==> run X <==
Design asx_soupbintcp_itch, start of the top module:
module asx_soupbintcp_itch (
    input  wire        clk,
    input  wire        rst,
    input  wire        ip_payload_valid,
    input  wire [7:0]  ip_payload_data,
    input  wire        ip_payload_start,
    input  wire        ip_payload_end,
    output wire [15:0] tcp_src_port,
    output wire [15:0] tcp_dst_port,
    output wire [31:0] tcp_seq_num,
    output wire [31:0] tcp_ack_num,
    output wire [3:0] tcp_data_offset,
    output wire [7:0] tcp_flags,
    output wire [15:0] tcp_window,
    output wire tcp_flag_syn,
    output wire tcp_flag_ack,
    output wire tcp_flag_fin,
    output wire tcp_flag_rst,
    output wire tcp_flag_psh,
    output wire tcp_header_valid,
    output wire tcp_parse_error,
    output wire session_active,
    output wire [63:0] session_sequence,
    output wire [7:0] pkt_type,
    output wire pkt_type_valid,
    output wire pkt_heartbeat,
    output wire pkt_login_accepted,
    output wire pkt_login_rejected,
    output wire pkt_end_session,
    output wire [31:0] seq_data_count,
    output wire [31:0] heartbeat_count,
    output wire parse_error,
    output wire msg_valid,
    output wire [7:0] msg_type,
    output wire msg_error,
    output wire [31:0] timestamp,
    output wire [63:0] order_id,
    output wire [31:0] orderbook_id,
    output wire side,
    output wire add_order_valid,
    output wire add_order_start,
    output wire [63:0] quantity,
    output wire [31:0] price,
    output wire [15:0] order_attributes,
    output wire order_executed_valid,
    output wire [63:0] exec_quantity,
    output wire order_cancel_valid,
    output wire order_delete_valid,
    output wire order_replace_valid,
    output wire directory_valid,
    output wire system_event_valid,
    output wire [7:0] event_code,
    output wire [31:0] total_messages,
    output wire [31:0] parse_errors
);
==> flow/config.mk <==
export PLATFORM = sky130hd
export DESIGN_NAME = asx_soupbintcp_itch
export DESIGN_NICKNAME = asx_soupbintcp_itch
export VERILOG_FILES = /design/flow/design.v
export SDC_FILE = /design/flow/constraint.sdc
export NUM_CORES = 4
export LEC_CHECK = 0
export CAP_MARGIN = 20
export CORE_ASPECT_RATIO = 1.54
export CORE_MARGIN = 2
export CORE_UTILIZATION = 57
export GPL_TIMING_DRIVEN = 1
export SLEW_MARGIN = 40
==> flow/constraint.sdc <==
create_clock -name core_clock -period 2.33 [get_ports {clk}]
set_input_delay 0.4660 -clock core_clock [delete_from_list [all_inputs] [get_ports {clk}]]
set_output_delay 0.4660 -clock core_clock [all_outputs]
set_load 0.01 [all_outputs]
run.sh (not shown) runs the stock make flow with config.mk's settings and CLKGATE_MAP_FILE=.
==> run Y: changes against run X <==
CORE_ASPECT_RATIO = 0.99   (was 1.54)
CORE_UTILIZATION = 70   (was 57)
CTS_CLUSTER_DIAMETER = 355   (was default)
CTS_CLUSTER_SIZE = 32   (was default)
==> comparison table <==
quantity	run X	run Y
Share of the core filled by cells before placement	57.8%	70.4%
Placement-stage cell area	38,900 µm²	38,600 µm²
Placed insts	4,208	4,054
Status	failed layout checks	stopped before the end
Failing step	-	global routing
Reasons for failing layout checks	negative setup slack	-
Die extent in x	188 µm	211 µm
Number of rows in the core area	103	75
# Post-CTS Setup Buffers	11	29
Core area	51,300 µm²	42,100 µm²
H-Tree Level Count	3	1
Die outline height	287 µm	209 µm
Dpl ws	-0.549 ns	-0.685 ns
Die Footprint	53,900 µm²	44,000 µm²
Placer Congestion	0.906	0.928
CTS-repair resized insts	88	191
Number of clock buffers inserted by TritonCTS	67	27
Detailed-placement wirelength estimate	69,000 µm	77,300 µm

==> try-ember <==
Starting RTL as in the previous note.
==> flow/design.v (excerpt) <==
module asx_soupbintcp_itch (
    input  wire        clk,
    input  wire        rst,
    input  wire        ip_payload_valid,
    input  wire [7:0]  ip_payload_data,
    input  wire        ip_payload_start,
    input  wire        ip_payload_end,
    output wire [15:0] tcp_src_port,
    output wire [15:0] tcp_dst_port,
    output wire [31:0] tcp_seq_num,
    output wire [31:0] tcp_ack_num,
    output wire [3:0] tcp_data_offset,
    output wire [7:0] tcp_flags,
    output wire [15:0] tcp_window,
    output wire tcp_flag_syn,
    output wire tcp_flag_ack,
    output wire tcp_flag_fin,
    output wire tcp_flag_rst,
    output wire tcp_flag_psh,
    output wire tcp_header_valid,
    output wire tcp_parse_error,
    output wire session_active,
    output wire [63:0] session_sequence,
    output wire [7:0] pkt_type,
    output wire pkt_type_valid,
    output wire pkt_heartbeat,
    output wire pkt_login_accepted,
    output wire pkt_login_rejected,
    output wire pkt_end_session,
    output wire [31:0] seq_data_count,
    output wire [31:0] heartbeat_count,
    output wire parse_error,
    output wire msg_valid,
    output wire [7:0] msg_type,
    output wire msg_error,
    output wire [31:0] timestamp,
    output wire [63:0] order_id,
    output wire [31:0] orderbook_id,
    output wire side,
    output wire add_order_valid,
    output wire add_order_start,
    output wire [63:0] quantity,
    output wire [31:0] price,
    output wire [15:0] order_attributes,
    output wire order_executed_valid,
    output wire [63:0] exec_quantity,
    output wire order_cancel_valid,
    output wire order_delete_valid,
    output wire order_replace_valid,
    output wire directory_valid,
    output wire system_event_valid,
    output wire [7:0] event_code,
    output wire [31:0] total_messages,
    output wire [31:0] parse_errors
);
clock: 2.7 ns
lec_check: 0
cap_margin: 20
core_aspect_ratio: 0.99
core_margin: 2
core_utilization: 68
cts_cluster_size: 32
gpl_timing_driven: 1
slew_margin: 40
==> try-maple: changes against try-ember <==
ABC_AREA = 1   (was default)
CORE_ASPECT_RATIO = 1.33   (was 0.99)
CORE_UTILIZATION = 62   (was 68)
CTS_CLUSTER_SIZE = default   (was 32)
GPL_TIMING_DRIVEN = default   (was 1)
SLEW_MARGIN = 20   (was 40)
==> flow/constraint.sdc (replaced) <==
create_clock -name core_clock -period 2.56 [get_ports {clk}]
set_input_delay 0.5120 -clock core_clock [delete_from_list [all_inputs] [get_ports {clk}]]
set_output_delay 0.5120 -clock core_clock [all_outputs]
set_load 0.01 [all_outputs]
==> try-garnet: changes against try-ember <==
ABC_AREA = 1   (was default)
CORE_ASPECT_RATIO = 0.5   (was 0.99)
CTS_CLUSTER_DIAMETER = 62   (was default)
CTS_CLUSTER_SIZE = default   (was 32)
GPL_TIMING_DRIVEN = default   (was 1)
SLEW_MARGIN = 20   (was 40)
==> flow/constraint.sdc (replaced) <==
create_clock -name core_clock -period 2.51 [get_ports {clk}]
set_input_delay 0.5020 -clock core_clock [delete_from_list [all_inputs] [get_ports {clk}]]
set_output_delay 0.5020 -clock core_clock [all_outputs]
set_load 0.01 [all_outputs]
==> try-indigo: changes against try-ember <==
ABC_AREA = 1   (was default)
CORE_ASPECT_RATIO = default   (was 0.99)
CORE_UTILIZATION = 72   (was 68)
CTS_CLUSTER_DIAMETER = 397   (was default)
CTS_CLUSTER_SIZE = default   (was 32)
GPL_TIMING_DRIVEN = default   (was 1)
SLEW_MARGIN = 20   (was 40)
==> flow/constraint.sdc (replaced) <==
create_clock -name core_clock -period 1.45 [get_ports {clk}]
set_input_delay 0.2900 -clock core_clock [delete_from_list [all_inputs] [get_ports {clk}]]
set_output_delay 0.2900 -clock core_clock [all_outputs]
set_load 0.01 [all_outputs]
==> deck_impl_summary.md <==
Physical Implementation Snapshot

Synthesis
  – Seq share, synth: 58.26%
  – Mux area share: 0%
  – Area reported by Yosys stat: 31940 um2

Floorplanning
  – Row Count: 77

Outcome
  – Outcome: did not finish
  – Error: [ERROR DPL-0038] Utilization greater than 100%, impossible to legalize
  – Last stage: detailed placement
# the run above: try-indigo

==> deck_impl_summary.md <==
Physical Implementation Snapshot

Placed design
  – Post-placement cell area: around 40000 um2

Outcome
  – Outcome: complete, but fails checks
  – Violated checks: negative setup slack

Power
  – Top Consumer: sequential cells

Final timing
  – Fin worst setup slack: -0.2389 ns
  – Final setup fails: 42

Floorplanning
  – Row Count: 95

Synthesis
  – Mux area share: 0%
  – Area reported by Yosys stat: 31940 um2
  – Seq share, synth: 58.26%
# the run above: try-maple

==> deck_impl_summary.md <==
Physical Implementation Snapshot

Global routing
  – Gr ovfl total: around 230

Synthesis
  – Area reported by Yosys stat: between 30000 and 40000 um2
  – Top FF cell, synth: dfxtp_1
  – Mux area share: 0%
  – Seq share, synth: 58.26%
  – Count of library flops with an enable pin: 329

Floorplanning
  – Row Count: 56
  – Die area: 48820 um2

Placed design
  – Post-DP HPWL: a little over 80000 um

Outcome
  – Error: [ERROR GRT-0116] Global routing finished with congestion. Check the congestion regions in the DRC Viewer.
  – Outcome: did not finish
  – Last stage: global routing
# the run above: try-garnet

==> deck_impl_summary.md <==
Physical Implementation Snapshot

Synthesis
  – Area reported by Yosys stat: 29660 um2
  – Count of library flops with an enable pin: 329
  – Simple Share, Synth: 18.42%
  – Seq share, synth: 62.74%
  – Xor/xnor share: 5.788%
  – Biggest area cells: edfxtp_1 33%, dfxtp_1 29%, nor2_1 4.4%, nand2_1 3.6%, xnor2_1 3.4%
  – Mux area share: 2.038%
  – Ys Warns: 3

Outcome
  – Last stage: global routing
  – Outcome: did not finish
  – Error: [ERROR GRT-0232] Routing congestion too high. Check the congestion heatmap in the GUI.

Floorplanning
  – Row Count: 76
# the run above: try-ember


==> run H <==
asx_soupbintcp_itch again, from the RTL that the note above started with.
clock: 2.51 ns
lec_check: 0
abc_area: 1
cap_margin: 20
core_aspect_ratio: 1.46
core_margin: 2
core_utilization: 62
cts_cluster_diameter: 75
slew_margin: 20
==> run A (differences from run H) <==
- ABC_AREA: 1 -> default
- CORE_ASPECT_RATIO: 1.46 -> default
- CORE_UTILIZATION: 62 -> 64
- CTS_CLUSTER_DIAMETER: 75 -> default
- CTS_CLUSTER_SIZE: default -> 36
- SETUP_SLACK_MARGIN: default -> 0.6
==> flow/constraint.sdc (replaced) <==
create_clock -name core_clock -period 2.02 [get_ports {clk}]
set_input_delay 0.4040 -clock core_clock [delete_from_list [all_inputs] [get_ports {clk}]]
set_output_delay 0.4040 -clock core_clock [all_outputs]
set_load 0.01 [all_outputs]
==> run K (differences from run H) <==
- CORE_ASPECT_RATIO: 1.46 -> default
- CORE_UTILIZATION: 62 -> 72
- CTS_CLUSTER_DIAMETER: 75 -> 397
- CTS_CLUSTER_SIZE: default -> 10
- SETUP_SLACK_MARGIN: default -> 0.43
- TNS_END_PERCENT: default -> 5
==> flow/constraint.sdc (replaced) <==
create_clock -name core_clock -period 1.45 [get_ports {clk}]
set_input_delay 0.2900 -clock core_clock [delete_from_list [all_inputs] [get_ports {clk}]]
set_output_delay 0.2900 -clock core_clock [all_outputs]
set_load 0.01 [all_outputs]
==> results.txt <==
Numbers from the implementation run.

The average size of a mapped cell is 10.78 um^2. The placement-stage worst setup slack is -0.8414 ns. The placed cell area is approximately 40,000 um^2. Of the total synthesized cell area, the portion taken by full adders, half adders and majority gates is 0.01898.

The run stopped with a tool error. The main area contributors are sky130_fd_sc_hd__edfxtp_1 33%, sky130_fd_sc_hd__dfxtp_1 29%, sky130_fd_sc_hd__nor2_1 4.4%. Per the synthesis report, the simple-gate share of the synthesized area is 0.1842. The portion of synthesized area spent on multiplexers is 0.02038. The placer's final routability congestion estimate is 0.9291.

The horizontal die dimension is 219.3 um. Per the placement report, the placed cell count is approximately 4,200. It got as far as clock tree synthesis and failed there.

The die covers 48,080 um^2. The first error in the log reads "[ERROR DPL-0038] Utilization greater than 100%, impossible to legalize".
the above is filed under run A

==> results.txt <==
Numbers from the implementation run.

The run stopped with a tool error. The step where the flow halted is detailed placement. The first error in the log reads "[ERROR DPL-0038] Utilization greater than 100%, impossible to legalize".

The overall die size recorded for this design is 46,060 um^2. Yosys mapped a number of flops with a built-in enable equal to 329. The average size of a mapped cell is 8.953 um^2. The horizontal die dimension is 214.6 um. The placer's final routability congestion estimate is roughly 1.1.

Ranked by instance count, the synthesized netlist is headed by 645 x sky130_fd_sc_hd__nand2_1, 436 x sky130_fd_sc_hd__dfxtp_1, 423 x sky130_fd_sc_hd__inv_1. The cell-mix breakdown from Yosys lists the adder-cell area share as 0.01763. The area fraction in and, or, nand and nor cells after synthesis is 0.2100. The number of input and output port buffers inserted is 681. The multiplexer area fraction after synthesis is 0. The number of cell rows is 77. For reference, the top cells by area after synthesis are sky130_fd_sc_hd__edfxtp_1 31%, sky130_fd_sc_hd__dfxtp_1 27%, sky130_fd_sc_hd__nand2_1 7.6%. The flop and latch count out of synthesis is ~770.
the above is filed under run K

==> results.txt <==
Implementation results.

Dividing the synthesized area by the synthesized cell count gives between 8 and 9 um^2. The layout checks failed on setup timing. The total placed cells including tap cells is 4,940. From left edge to right edge, the die measures ~190 um. The congestion estimate from routability-driven global placement came to 1.016. The placement-stage worst setup slack is -0.2054 ns. The placed instances occupy a cell area of about 40,000 um^2.

The run finished, with violations left. The final tally of setup violations is 4. The final worst setup slack is -0.2137 ns. After floorplanning, the die was sized to cover approximately 53,000 um^2.
the above is filed under run H

Power is estimated from default activity; no workload was simulated.
